Setup of the baseline:
==> flow/design.v (excerpt) <==
module pp_buffer_wrapper #(
    parameter BRAM0_DEPTH = 32,
    parameter BRAM0_DW = 64,
    parameter BRAM1_DEPTH = 32,
    parameter BRAM1_DW = 64,
    parameter BURST_LEN_WIDTH = 8,
    parameter NUM_BURST_WIDTH = 8,
    parameter DDR_ADDR_WIDTH = 29,
    parameter DDR_DW = 64,
    parameter BRAM0_ADDR_WIDTH = $clog2(BRAM0_DEPTH),
    parameter BRAM1_ADDR_WIDTH = $clog2(BRAM1_DEPTH)
)
(
    input clk,
    input rst_n,
    input rd_start,
    input [BURST_LEN_WIDTH - 1 : 0] rd_burst_len,
    input [NUM_BURST_WIDTH - 1 : 0] rd_num_burst,
    input [DDR_ADDR_WIDTH - 1 : 0] rd_start_addr,    
    output rd_ready,
    output rd_done,
    input [BRAM0_ADDR_WIDTH - 1 : 0] rd_start_bram_addr,
    input bram0_r_en,
    input bram1_r_en,
    output [BRAM0_DW - 1 : 0] bram0_rdata,
    output [BRAM1_DW - 1 : 0] bram1_rdata,
    input [BRAM0_ADDR_WIDTH - 1 : 0] bram0_r_addr,
    input [BRAM1_ADDR_WIDTH - 1 : 0] bram1_r_addr,
    output [3: 0] m_axi_arid,
    output [DDR_ADDR_WIDTH - 1 : 0] m_axi_araddr,
    output [BURST_LEN_WIDTH - 1 : 0] m_axi_arlen,
    output [2 : 0] m_axi_arsize,
    output [1 : 0] m_axi_arburst,
    output         m_axi_arlock,
    output [3 : 0] m_axi_arcache,
    output [2 : 0] m_axi_arprot,
    output [3 : 0] m_axi_arqos,
    output         m_axi_arvalid,
    input          m_axi_arready,
    output m_axi_rready,
    input m_axi_rlast,
    input m_axi_rvalid,
    input [1 : 0] m_axi_rresp,
    input [3 : 0] m_axi_rid,
    input [DDR_DW - 1 : 0] m_axi_rdata
);
Size: roughly 330 I/O pins.
clock: 1.84 ns
lec_check: 0
cap_margin: 15
core_margin: 2
core_utilization: 58
cts_cluster_size: 30
place_density: 0.6
slew_margin: 20
run.sh (not shown) runs the stock make flow with config.mk's settings and CLKGATE_MAP_FILE=.
The flow completed for the baseline, but it is not clean: the layout still shows negative setup slack.
Inputs modified between the baseline and the candidate:
--- a/flow/config.mk
+++ b/flow/config.mk
@@ -8,6 +8,9 @@
 export CAP_MARGIN = 15
+export CORE_ASPECT_RATIO = 1.68
 export CORE_MARGIN = 2
-export CORE_UTILIZATION = 58
-export CTS_CLUSTER_SIZE = 30
-export PLACE_DENSITY = 0.6
+export CORE_UTILIZATION = 67
+export CTS_CLUSTER_DIAMETER = 189
+export GPL_ROUTABILITY_DRIVEN = 0
+export MAX_ROUTING_LAYER = met5
+export PLACE_DENSITY_LB_ADDON = 0.02
 export SLEW_MARGIN = 20
==> flow/constraint.sdc <==
create_clock -name core_clock -period 1.88 [get_ports {clk}]
set_input_delay 0.3760 -clock core_clock [delete_from_list [all_inputs] [get_ports {clk}]]
set_output_delay 0.3760 -clock core_clock [all_outputs]
set_load 0.01 [all_outputs]
==> results <==
Every stage of the candidate finished as expected; the final checks, on the other hand, flagged negative setup slack, which means the layout fails. The candidate vs. the baseline: worst slack at placement has increased, post-placement cell count has decreased, sequential cell count has remained practically unchanged. On clock-pin slew on the worst setup and hold paths, the baseline and the candidate are basically level.

========
red:
Starting RTL as in the previous note.
Settings: LEC_CHECK=0, ABC_AREA=1, CAP_MARGIN=20, CORE_MARGIN=2, CORE_UTILIZATION=72, CTS_CLUSTER_DIAMETER=381, CTS_CLUSTER_SIZE=14, HOLD_SLACK_MARGIN=0.29, PLACE_DENSITY_LB_ADDON=0.07, SETUP_SLACK_MARGIN=-0.15, SLEW_MARGIN=20, TNS_END_PERCENT=75; clock period 1.88 ns.
Although red finished all stages, its layout failed final checks on negative setup slack.
Modified inputs, blue compared to red
Settings: a deleted HOLD_SLACK_MARGIN that had been 0.29; a deleted PLACE_DENSITY_LB_ADDON that had been 0.07; a change of CTS_CLUSTER_DIAMETER from 381 to 96; a change of TNS_END_PERCENT from 75 to 80; a deleted ABC_AREA that had been 1; a change of SETUP_SLACK_MARGIN from -0.15 to -0.18; a change of CAP_MARGIN from 20 to 15.
No crash in red: every stage finished, but the layout fails its final checks due to negative setup slack. The final report for blue shows a completed flow and a layout that fails verification, specifically negative setup slack. Area: blue vs red -> blue smaller. Of blue and red, the lower total wire length after detailed routing belongs to blue. blue against red: multi-input gate share of total cell area down 0.64 points, via count down 27%, number of clock-tree buffers in the layout now smaller. In the flow results for blue and red, the critical path depth is larger on red. Of blue and red, it is blue that has the higher met1 routing resource usage after global routing. Final hold slack, blue and red, higher one = red. On area added between synthesis and finish: blue sits above red.

========
Starting RTL as in the previous note.
clock: 5.86 ns
lec_check: 0
cap_margin: 15
core_aspect_ratio: 1.68
core_margin: 2
core_utilization: 67
cts_cluster_diameter: 189
gpl_routability_driven: 0
gpl_timing_driven: 0
hold_slack_margin: 0.17
max_routing_layer: met5
place_density_lb_addon: 0.25
setup_slack_margin: 0.67
slew_margin: 20
Change:
Settings changed: CAP_MARGIN 15 to 20, CORE_ASPECT_RATIO 1.68 to not set, CORE_UTILIZATION 67 to 72, CTS_CLUSTER_DIAMETER 189 to not set, GPL_ROUTABILITY_DRIVEN 0 to not set, GPL_TIMING_DRIVEN 0 to not set, HOLD_SLACK_MARGIN 0.17 to not set, MAX_ROUTING_LAYER met5 to not set, PLACE_DENSITY set to 0.36, PLACE_DENSITY_LB_ADDON 0.25 to not set, SETUP_SLACK_MARGIN 0.67 to -0.19.
Clock period 5.86 ns to 1.88 ns, I/O delays scaled along.
Now the flow finished but failed the layout checks on setup timing.
Total power came out higher to 3.4 times its value.
Core utilization increases by 11 points.
Synthesized area stays the same.
Change:
Settings changed: PLACE_DENSITY 0.36 to not set.
The changed run completed and failed the layout checks on setup timing.
Utilization stays the same.
Design area does not change.
Global-route usage is unchanged.
Routed wire length does not change.
Synthesized area is unchanged.
Register-to-register slack barely changes.
Worst hold slack stays the same.
Change:
Settings changed: CTS_CLUSTER_SIZE set to 14, SETUP_SLACK_MARGIN -0.19 to not set.
Clock period 1.88 ns to 2.02 ns, I/O delays scaled along.
Result: The new run completed and failed the layout checks on setup timing. Clock-buffer cell count rises by 31. Hold slack barely changes. Area after synthesis does not change.
Power is estimated from default activity; no workload was simulated.
